lane 1:
## mac_demo
module mac_demo(input    clk, 
           input    reset, 
           input    ena,
   	   input    signed [16-1 : 0] k,
           input    signed [16-1 : 0] x,   
           output   signed [2 * 16 - 1 : 0] acc_out
          ) ;
           wire     signed [2 * 16 - 1 : 0] p ;
           wire     signed [2 * 16 - 1 : 0] acc_in ;
   multiplier  #(.width(16)) mult_0(.multiplicand(k),
                                          .multiplier(x),
                       			  .product(p)
                			  ) ;
   adder     #(.width(2*16)) add_0(.a(p),
                			 .b(acc_out),
                			 .sum(acc_in)
               				) ;
   accumulator  #(.width(2*16))  acc_0(.clk(clk),
                   			     .reset(reset),
                   			     .ena(ena),
                   			     .acc_in(acc_in),
                   			     .acc_out(acc_out)
                   			) ;
endmodule
Size: ~1700 cells after synthesis, about 32 flip-flops, ~67 I/O pins, ~13000 um^2 of cells after synthesis.
Settings: LEC_CHECK=0, ABC_AREA=1, CAP_MARGIN=15, CELL_PAD_IN_SITES_DETAIL_PLACEMENT=1, CELL_PAD_IN_SITES_GLOBAL_PLACEMENT=1, CORE_ASPECT_RATIO=1.03, CORE_MARGIN=3, CORE_UTILIZATION=40, CTS_CLUSTER_SIZE=18, GPL_ROUTABILITY_DRIVEN=0, GPL_TIMING_DRIVEN=0, MIN_ROUTING_LAYER=met2, SLEW_MARGIN=35; clock period 4.82 ns.
run.sh (not shown) runs the stock make flow with config.mk's settings and CLKGATE_MAP_FILE=.
Nothing crashed in lane 1 and all stages finished; the problem is that the final layout failed, the offending checks being negative setup slack.
What lane 2 does differently from lane 1 at the input level:
Settings: a deleted ABC_AREA that had been 1; a deleted MIN_ROUTING_LAYER that had been met2; a deleted CELL_PAD_IN_SITES_DETAIL_PLACEMENT that had been 1; a deleted GPL_TIMING_DRIVEN that had been 0; a change of CAP_MARGIN from 15 to 20; a change of CORE_MARGIN from 3 to 2; a change of CTS_CLUSTER_SIZE from 18 to 28; a change of CORE_UTILIZATION from 40 to 69; a deleted CORE_ASPECT_RATIO that had been 1.03; a deleted GPL_ROUTABILITY_DRIVEN that had been 0; a deleted CELL_PAD_IN_SITES_GLOBAL_PLACEMENT that had been 1; a change of SLEW_MARGIN from 35 to 20; a change of the clock period (ns, I/O delays scaled along) from 4.82 to 4.52.
Findings:
As the logs show, lane 2 stopped at 5_1_grt after a tool error, so it never reached the end of the flow. Against lane 1, die span in y in lane 2 fell by more than a quarter. Compare lane 1 and lane 2 | net count after synthesis lower: lane 2. Going from lane 1 to lane 2, placed cell count fell by about 19%; count of buffers inserted at the top-level ports saw an increase; share of synthesized area occupied by flip-flops and latches increased 0.34 points. Lane 2 — setup slack after placement 110 ps lower, lane 1 as reference. Sort lane 1 and lane 2 by post-detailed-placement cell area, ascending, and lane 2 comes first.
Modified inputs, lane 3 compared to lane 2
Settings: swapping 2 for 9 in CORE_MARGIN; clearing CTS_CLUSTER_SIZE, which used to be 28; swapping 69 for 63 in CORE_UTILIZATION; putting TNS_END_PERCENT at 5 where nothing was set; swapping 4.52 for 7.0 in the clock period (ns, I/O delays scaled along).
Findings:
- Per the final summary, lane 3 finished and its layout is clean on timing, DRC and antenna.
- The log for lane 2 ends in 5_1_grt with error ODB-0269, so the run never completed.
- The run showing the smaller die height is lane 2.
- Lane 2 fits on a die that is smaller than the die of lane 3.
- Die boundary width, lane 3 and lane 2, higher one = lane 3.
- Summary — cell area after placement, lane 3 relative to lane 2: lower, by about 3.4%.
- Setup slack after placement on lane 3 is ahead of lane 2.

* * *

mac_demo again, from the RTL that the note above started with.
==> flow/config.mk <==
export PLATFORM = sky130hd
export DESIGN_NAME = mac_demo
export DESIGN_NICKNAME = mac_demo
export VERILOG_FILES = /design/flow/design.v
export SDC_FILE = /design/flow/constraint.sdc
export NUM_CORES = 4
export LEC_CHECK = 0
export CAP_MARGIN = 20
export CORE_ASPECT_RATIO = 1.07
export CORE_MARGIN = 2
export CORE_UTILIZATION = 66
export GPL_ROUTABILITY_DRIVEN = 0
export GPL_TIMING_DRIVEN = 1
export MAX_ROUTING_LAYER = met4
export SLEW_MARGIN = 35
==> flow/constraint.sdc <==
create_clock -name core_clock -period 6.16 [get_ports {clk}]
set_input_delay 1.2320 -clock core_clock [delete_from_list [all_inputs] [get_ports {clk}]]
set_output_delay 1.2320 -clock core_clock [all_outputs]
set_load 0.01 [all_outputs]
The baseline completed, yet does not pass: setup timing.
Edit:
Settings changed: CORE_ASPECT_RATIO 1.07 to 0.54, CORE_UTILIZATION 66 to 39, CTS_CLUSTER_DIAMETER set to 257, CTS_CLUSTER_SIZE set to 87, GPL_TIMING_DRIVEN 1 to 0, PLACE_DENSITY_LB_ADDON set to 0.22, SETUP_SLACK_MARGIN set to -0.19, TNS_END_PERCENT set to 40.
The new run finished but fails on setup timing.
Setup slack is worse by 0.033 ns.
Synthesized area does not change.
Global-route usage shrinks by 10 points.
Routed wire length goes up by 11%.
Cell count rose by 3.3%.
Non-clock buffer count shrinks by 120.

* * *

## before
mac_demo again, from the RTL that the note above started with.
==> flow/config.mk <==
export PLATFORM = sky130hd
export DESIGN_NAME = mac_demo
export DESIGN_NICKNAME = mac_demo
export VERILOG_FILES = /design/flow/design.v
export SDC_FILE = /design/flow/constraint.sdc
export NUM_CORES = 4
export LEC_CHECK = 0
export CAP_MARGIN = 20
export CORE_MARGIN = 2
export CORE_UTILIZATION = 72
export CTS_CLUSTER_DIAMETER = 25
export CTS_CLUSTER_SIZE = 79
export HOLD_SLACK_MARGIN = -0.1
export PLACE_DENSITY = 0.35
export SLEW_MARGIN = 20
export TNS_END_PERCENT = 40
==> flow/constraint.sdc <==
create_clock -name core_clock -period 6.52 [get_ports {clk}]
set_input_delay 1.3040 -clock core_clock [delete_from_list [all_inputs] [get_ports {clk}]]
set_output_delay 1.3040 -clock core_clock [all_outputs]
set_load 0.01 [all_outputs]
[flow] before | stages: complete | final checks: fail | reason: setup timing
For after, these inputs were changed with respect to before:
Settings: CTS_CLUSTER_DIAMETER changed from 25 to 42; HOLD_SLACK_MARGIN changed from -0.1 to 0.27; SETUP_SLACK_MARGIN newly set to 1.02; the clock period (ns, I/O delays scaled along) changed from 6.52 to 3.9.
Findings:
[after] endpoint arrival time on the critical path fell 0.36 ns relative to before. Comparing after with before, the number of logic gates came out essentially unchanged. Status for before and after: no clean run. Of before and after, the run reporting the lower layout-stage area growth over the synthesis result was before.

* * *

== job 6431 ==
Starting RTL as in the previous note.
make LEC_CHECK=0 CAP_MARGIN=30 CORE_ASPECT_RATIO=0.98 CORE_MARGIN=2 CORE_UTILIZATION=72 CTS_CLUSTER_DIAMETER=34 CTS_CLUSTER_SIZE=79 GPL_ROUTABILITY_DRIVEN=1 GPL_TIMING_DRIVEN=1 MAX_ROUTING_LAYER=met4 PLACE_DENSITY_LB_ADDON=0.01 SETUP_SLACK_MARGIN=1.78 SLEW_MARGIN=35 TNS_END_PERCENT=40 finish   # period 6.3 ns
STATUS run=job 6431 STAGES=ALL_DONE FINAL_CHECKS=FAILED CAUSE=negative setup slack
Modified inputs, job 3901 compared to job 6431
Settings: PLACE_DENSITY_LB_ADDON removed (was 0.01); SLEW_MARGIN changed from 35 to 20; CAP_MARGIN changed from 30 to 20; TNS_END_PERCENT removed (was 40); CTS_CLUSTER_DIAMETER changed from 34 to 268; PLACE_DENSITY newly set to 0.4; SETUP_SLACK_MARGIN changed from 1.78 to -0.53; CTS_CLUSTER_SIZE changed from 79 to 95; GPL_TIMING_DRIVEN removed (was 1); ABC_AREA newly set to 1; GPL_ROUTABILITY_DRIVEN removed (was 1); MAX_ROUTING_LAYER removed (was met4); CORE_ASPECT_RATIO removed (was 0.98).
## What came out
[flow] job 6431 | stages: complete | final checks: fail | reason: negative setup slack
Every stage of job 3901 finished as expected; the final checks, on the other hand, flagged negative setup slack, which means the layout fails.
Changes observed in job 3901 relative to job 6431: xor/xnor cell area share of the yosys netlist down 1.4 points, net total in the final layout up about 16%, non-clock buffer instance count of the final layout down 39.
Routed wire length sits higher in job 3901 than in job 6431.
> inputs changed (job 3901 -> job 1142)
Settings: removing PLACE_DENSITY (formerly 0.4); removing CTS_CLUSTER_SIZE (formerly 95); removing ABC_AREA (formerly 1); removing SETUP_SLACK_MARGIN (formerly -0.53); changing CORE_UTILIZATION from 72 to 43; removing CTS_CLUSTER_DIAMETER (formerly 268); changing the clock period (ns, I/O delays scaled along) from 6.3 to 4.18.
==> results <==
- Job 1142 had finished all stages when the layout checks came back failing, citing negative setup slack.
- Note that the wire length of the first global-routing pass recorded for job 1142 amounts to 0.889 times the value seen in job 3901.
- Compared with job 3901, in job 1142 tightest hold margin went down; CTS clock-pin slew for the worst setup and hold paths did not really move; via count went down; clock skew did not really move.
- Job 1142 against job 3901: clock tree buffer count of the final layout has decreased; area reported by Yosys stat fell by 6.4%.
The following lists how job 4391 was set up differently from job 1142:
Settings: CTS_CLUSTER_DIAMETER newly set to 39; CTS_CLUSTER_SIZE newly set to 28; CORE_UTILIZATION changed from 43 to 71; the clock period (ns, I/O delays scaled along) changed from 4.18 to 3.68.
### Flow results
Flow for job 4391 halted at 5_1_grt, error code DPL-0038.
Note that the site row count recorded for job 4391 amounts to 0.77 times the value seen in job 1142.
Die area (higher): job 1142
| overall die height | lower: job 4391 |
Diff job 4391 and job 1142: post-placement worst setup slack higher in job 1142
As far as multiplexer share of the synthesized area goes, job 1142 and job 4391 are indistinguishable; the numbers are identical.
When job 4391 is measured against job 1142, its number of buffers inserted by post-CTS setup repair turns out 1 higher.
Setup changes, job 4391 to job 9001
Settings: CORE_UTILIZATION: 71 -> 40; CTS_CLUSTER_SIZE: 28 -> unset; CTS_CLUSTER_DIAMETER: 39 -> unset; the clock period (ns, I/O delays scaled along): 3.68 -> 7.0.
[summary]
- Job 4391 and job 9001: one clean run, job 9001; the rest did not finish clean.
- Looking only at number of cells upsized or downsized after cts, and setting everything else aside, the higher value of job 9001 and job 4391 goes to job 4391.
- Against job 4391, job 9001 reports a final RePlAce weighted congestion that is lower.
- Going from job 4391 to job 9001, die height rose 32%, total placed cells including tap cells rose 114.
- Per the comparison of job 9001 with job 4391, number of standard-cell rows in the floorplan went up by about 34%, die area +0.013 sq mm.
- [compare] base=job 4391 new=job 9001: starting density of the core has decreased, die outline width has increased.
- Job 9001 -> job 4391: gate count of the mapped netlist delta 0, exact match
[inputs] job 5140 vs job 9001
Settings: swapping 2 for 9 in CORE_MARGIN; putting ABC_AREA at 1 where nothing was set; swapping 40 for 63 in CORE_UTILIZATION; putting PLACE_DENSITY at 0.89 where nothing was set; putting TNS_END_PERCENT at 5 where nothing was set; putting CTS_CLUSTER_DIAMETER at 268 where nothing was set.
### Flow results
- Job 5140 reports a lower worst setup slack than job 9001 does.
- Maximum achievable frequency across job 9001 and job 5140: no real change.
- Chip area line of the yosys report in job 5140 vs job 9001: up about 7%
- Job 9001 → job 5140: number of multi-input combinational cells climbed about 18%; post-synth design cell area up about 7%; total track usage has increased; detailed-route via count increased by 23% relative to the old numbers.
- [job 5140] core utilization rose 24 points relative to job 9001
